## datapath
module datapath(clk, rst, sw, seg0, seg1,seg2,seg3, mem_addr, mem_wdata, mem_we, mem_rdata);
	input clk, rst;
	input [3:0] sw;
	output [6:0] seg0,seg1,seg2,seg3;
	output [15:0] mem_addr;
	output [15:0] mem_wdata;
	output mem_we;
	input [15:0] mem_rdata;
	wire [15:0] rin, rout;
	wire wr_enable, ram_addr_sel, pcin, ram_out_ctrl, instr_ctrl, acc_enable, acc_out_ctrl, pc_enable, pc_out_ctrl, addsub, a_enable, xor_ctrl, cu_out_ctrl, mul_out_ctrl, mul_acc_out_ctrl, sr_sel, add_ctrl;
	wire[15:0] instr, bus, instr_address, cu_out, r0_out, r1_out,r2_out, r3_out, r4_out, r5_out, r6_out, r7_out, r8_out, r9_out,r10_out, r11_out, r12_out, r13_out, mul_acc_out, sp_out;
	wire [15:0] ra_in, acc_out, sr_out;
	reg [15:0] ram_address, sr_in;
	wire [15:0] ram_out;
	wire[1:0] sp_sel;
	wire[3:0] status_reg;
	sixteen_bit_reg instruction_register(.clk(clk),.rst(rst),.D(bus),.Q(instr),.enable(instr_ctrl));
	program_counter pc(.clk(clk),.rst(rst), .select(pcin), .bus(bus), .out(instr_address),.pc_enable(pc_enable));
	always@(ram_addr_sel or sp_out or instr_address) begin
		if (ram_addr_sel == 1'b1)
			ram_address <= sp_out;
		else 
			ram_address <= instr_address;
	end
	assign mem_addr = ram_address;
	assign mem_wdata = bus;
	assign mem_we = wr_enable;
	assign ram_out = mem_rdata;
	control_unit control_unit_inst
	(	
		.clk(clk), .rst(rst), .instr(instr), .rin(rin), 
		.rout(rout), .gin(acc_enable), .gout(acc_out_ctrl), .pcin(pcin), 
		.pcout(pc_out_ctrl), .addsub(addsub), .a_in(a_enable), 
		.xorctrl(xor_ctrl), .ctrl_out(cu_out_ctrl), 
		.out(cu_out),.ram_addr_sel(ram_addr_sel), .ram_out_ctrl(ram_out_ctrl), 
		.instr_enable(instr_ctrl),.pc_enable(pc_enable), .wr_enable(wr_enable), .sp_sel(sp_sel), .sr_sel(sr_sel), .current_status(sr_out[3:0]),
		.mul_out_ctrl(mul_out_ctrl), .mul_acc_out_ctrl(mul_acc_out_ctrl),
		.add_ctrl(add_ctrl)	
	);
	alu alu_inst(
		.clk(clk), .rst(rst), .a(bus),.a_enable(a_enable), 
		.b(bus), .addsub(addsub), .xor_ctrl(xor_ctrl), .acc_out(acc_out), .acc_enable(acc_enable)
		,.mul_acc_out(mul_acc_out), .mul_out_ctrl(mul_out_ctrl), .status_reg(status_reg), .add_ctrl(add_ctrl)
		);
	wire [27:0] displays;
	assign seg0 = displays[6:0];
  ...
==> flow/config.mk <==
export PLATFORM = sky130hd
export DESIGN_NAME = datapath
export DESIGN_NICKNAME = datapath
export VERILOG_FILES = /design/flow/design.v
export SDC_FILE = /design/flow/constraint.sdc
export NUM_CORES = 4
export LEC_CHECK = 0
export CAP_MARGIN = 20
export CORE_MARGIN = 2
export CORE_UTILIZATION = 70
export CTS_CLUSTER_DIAMETER = 59
export MAX_ROUTING_LAYER = met4
export PLACE_DENSITY = 0.66
export SETUP_SLACK_MARGIN = 1.14
export SLEW_MARGIN = 20
==> flow/constraint.sdc <==
create_clock -name core_clock -period 9.3 [get_ports {clk}]
set_input_delay 1.8600 -clock core_clock [delete_from_list [all_inputs] [get_ports {clk}]]
set_output_delay 1.8600 -clock core_clock [all_outputs]
set_load 0.01 [all_outputs]
run.sh (not shown) runs the stock make flow with config.mk's settings and CLKGATE_MAP_FILE=.
The starting point produced a clean layout.
Rerun with:
- CTS_CLUSTER_DIAMETER: 59 -> default
- CTS_CLUSTER_SIZE: default -> 47
- PLACE_DENSITY: 0.66 -> default
- PLACE_DENSITY_LB_ADDON: default -> 0.01
- SETUP_SLACK_MARGIN: 1.14 -> 2.57
- clock period: 9.3 -> 8.63 ns (I/O delays scaled with it)
Effect:
- With this change the flow ran to the end with violations: negative setup slack
- fmax falls by 1.2%
- routed wire length came out higher by about 9%
- via count rose by about 7%
- cell count is higher by 3.8%
Rerun with:
- CORE_UTILIZATION: 70 -> 72
- CTS_CLUSTER_SIZE: 47 -> 61
- SETUP_SLACK_MARGIN: 2.57 -> 2.27
- clock period: 8.63 -> 7.92 ns (I/O delays scaled with it)
Result: The changed run failed in global routing (5_1_grt); area after synthesis is unchanged; die size drops by 2.7%; synthesized cell count does not change.
Rerun with:
- CORE_UTILIZATION: 72 -> 65
- CTS_CLUSTER_SIZE: 61 -> default
- PLACE_DENSITY_LB_ADDON: 0.01 -> default
- SETUP_SLACK_MARGIN: 2.27 -> default
- clock period: 7.92 -> 7.9 ns (I/O delays scaled with it)
=> The new run produced a layout that fails on negative setup slack. Synthesized area stays the same. Die area rose by 11%. Synthesized cell count stays the same.


datapath again, from the RTL that the note above started with.
clock: 3.05 ns
lec_check: 0
cap_margin: 20
core_margin: 2
core_utilization: 70
cts_cluster_diameter: 30
cts_cluster_size: 24
place_density: 0.55
setup_slack_margin: 0.79
slew_margin: 20
The baseline died in 4_1_cts with DPL-0038.
Change:
Settings changed: CORE_MARGIN 2 to 4, CORE_UTILIZATION 70 to 40, CTS_CLUSTER_DIAMETER 30 to unset, CTS_CLUSTER_SIZE 24 to unset, PLACE_DENSITY 0.55 to unset, SETUP_SLACK_MARGIN 0.79 to unset.
Clock period 3.05 ns to 9.1 ns, I/O delays scaled along.
Effect:
- Now the flow completed without violations
- area after synthesis does not change
- synthesized cell count is unchanged
- die size is higher by 78%
Change:
Clock period 9.1 ns to 5.15 ns, I/O delays scaled along.
The new run produced a layout that fails on setup timing.
Final area went up by about a fifth.
Non-clock buffer count went up by 633.
Change:
Settings changed: CORE_MARGIN 4 to 2, CORE_UTILIZATION 40 to 61, SETUP_SLACK_MARGIN set to 1.81.
Clock period 5.15 ns to 6.19 ns, I/O delays scaled along.
Result: With this change the flow never finished: it broke off in 5_1_grt with GRT-0232; area after synthesis does not change; synthesized cell count is unchanged; die size shrinks by 36%.


Starting RTL as in the previous note.
Settings: LEC_CHECK=0, CAP_MARGIN=0, CORE_MARGIN=2, CORE_UTILIZATION=72, PLACE_DENSITY=0.42, SLEW_MARGIN=20, TNS_END_PERCENT=50; clock period 5.77 ns.
The first run failed in global routing, error GRT-0116.
==> next run, changes <==
CAP_MARGIN = 20   (was 0)
CORE_MARGIN = 4   (was 2)
CORE_UTILIZATION = 40   (was 72)
PLACE_DENSITY = unset   (was 0.42)
TNS_END_PERCENT = unset   (was 50)
clock period = 9.3 ns   (was 5.77 ns; I/O delays follow)
Result:
- Now the flow passed the timing, design-rule and antenna checks
- die area grows by 83%
- synthesized area stays the same
- synthesized cell count stays the same
==> next run, changes <==
CORE_MARGIN = 2   (was 4)
CORE_UTILIZATION = 72   (was 40)
CTS_CLUSTER_DIAMETER = 55   (was unset)
MAX_ROUTING_LAYER = met4   (was unset)
PLACE_DENSITY = 0.65   (was unset)
SETUP_SLACK_MARGIN = 1.14   (was unset)
What happened: The new run never finished: it broke off in global routing (GRT-0232). Area after synthesis is unchanged. Synthesized cell count does not change. Die area is lower by 45%.


datapath again, from the RTL that the note above started with.
export LEC_CHECK = 0
export CAP_MARGIN = 20
export CORE_MARGIN = 4
export CORE_UTILIZATION = 70
export CTS_CLUSTER_DIAMETER = 360
export CTS_CLUSTER_SIZE = 24
export PLACE_DENSITY_LB_ADDON = 0.01
export SETUP_SLACK_MARGIN = 0.87
export SLEW_MARGIN = 20
create_clock -name core_clock -period 3.05 [get_ports {clk}]
The starting point died in 4_1_cts.
Edit:
ABC_AREA = 1   (was unset)
CORE_MARGIN = 2   (was 4)
CTS_CLUSTER_DIAMETER = unset   (was 360)
CTS_CLUSTER_SIZE = unset   (was 24)
MAX_ROUTING_LAYER = met4   (was unset)
SETUP_SLACK_MARGIN = unset   (was 0.87)
clock period = 7.9 ns   (was 3.05 ns; I/O delays follow)
What happened: The new run ended with an error in 5_1_grt (GRT-0232); synthesized area goes up by 0.79%; die size goes down by 3.0%; synthesized cell count goes up by 24%.
Edit:
CAP_MARGIN = 0   (was 20)
CORE_UTILIZATION = 72   (was 70)
CTS_CLUSTER_DIAMETER = 243   (was unset)
SETUP_SLACK_MARGIN = 0.42   (was unset)
clock period = 7.91 ns   (was 7.9 ns; I/O delays follow)
What happened:
- The new run died in 5_1_grt on GRT-0116
- die area drops by a few percent
- area after synthesis stays the same
- synthesized cell count does not change


Starting RTL as in the previous note.
clock: 8.04 ns
lec_check: 0
abc_area: 1
cap_margin: 20
core_aspect_ratio: 1.7
core_margin: 5
core_utilization: 29
cts_cluster_diameter: 239
gpl_routability_driven: 0
place_density_lb_addon: 0.11
setup_slack_margin: 2.26
slew_margin: 20
tns_end_percent: 40
Then changed:
Settings changed: ABC_AREA 1 to 0, CORE_UTILIZATION 29 to 54, CTS_CLUSTER_DIAMETER 239 to 351, GPL_ROUTABILITY_DRIVEN 0 to default, PLACE_DENSITY_LB_ADDON 0.11 to default, SETUP_SLACK_MARGIN 2.26 to default.
=> The changed run finished but failed the layout checks on negative setup slack; wire length went down by about 14%; setup slack gets worse by 1.1 ns.
Then changed:
Settings changed: ABC_AREA 0 to default, CORE_ASPECT_RATIO 1.7 to default, CORE_MARGIN 5 to 4, CORE_UTILIZATION 54 to 59, CTS_CLUSTER_DIAMETER 351 to default, CTS_CLUSTER_SIZE from default to 99, TNS_END_PERCENT 40 to default.
Clock period 8.04 ns to 4.22 ns, I/O delays scaled along.
The new run never finished: it broke off in 5_1_grt.
Synthesized cell count does not change.
Area after synthesis stays the same.
Die size drops by 9.9%.
Then changed:
Settings changed: CORE_UTILIZATION 59 to 35, CTS_CLUSTER_SIZE 99 to default.
Clock period 4.22 ns to 9.1 ns, I/O delays scaled along.
Outcome: With this change the flow completed with no timing, DRC or antenna violations; die area increases by well over a third; synthesized cell count is unchanged; synthesized area is unchanged.
Then changed:
Settings changed: CORE_UTILIZATION 35 to 18.
Clock period 9.1 ns to 14.5 ns, I/O delays scaled along.
Result: The new run ran to the end with no violations. Non-clock buffer count shrinks by 270. Flip-flop count does not change. Wire length is higher slightly. Worst setup slack gets better by 3.0 ns. Fmax falls by about a fifth.
Then changed:
Settings changed: CORE_UTILIZATION 18 to 72, CTS_CLUSTER_DIAMETER from default to 372, CTS_CLUSTER_SIZE from default to 99.
Clock period 14.5 ns to 3.48 ns, I/O delays scaled along.
With this change the flow stopped in 4_1_cts, error DPL-0038.
Synthesized cell count stays the same.
Die size fell by well over a third.
Area after synthesis is unchanged.
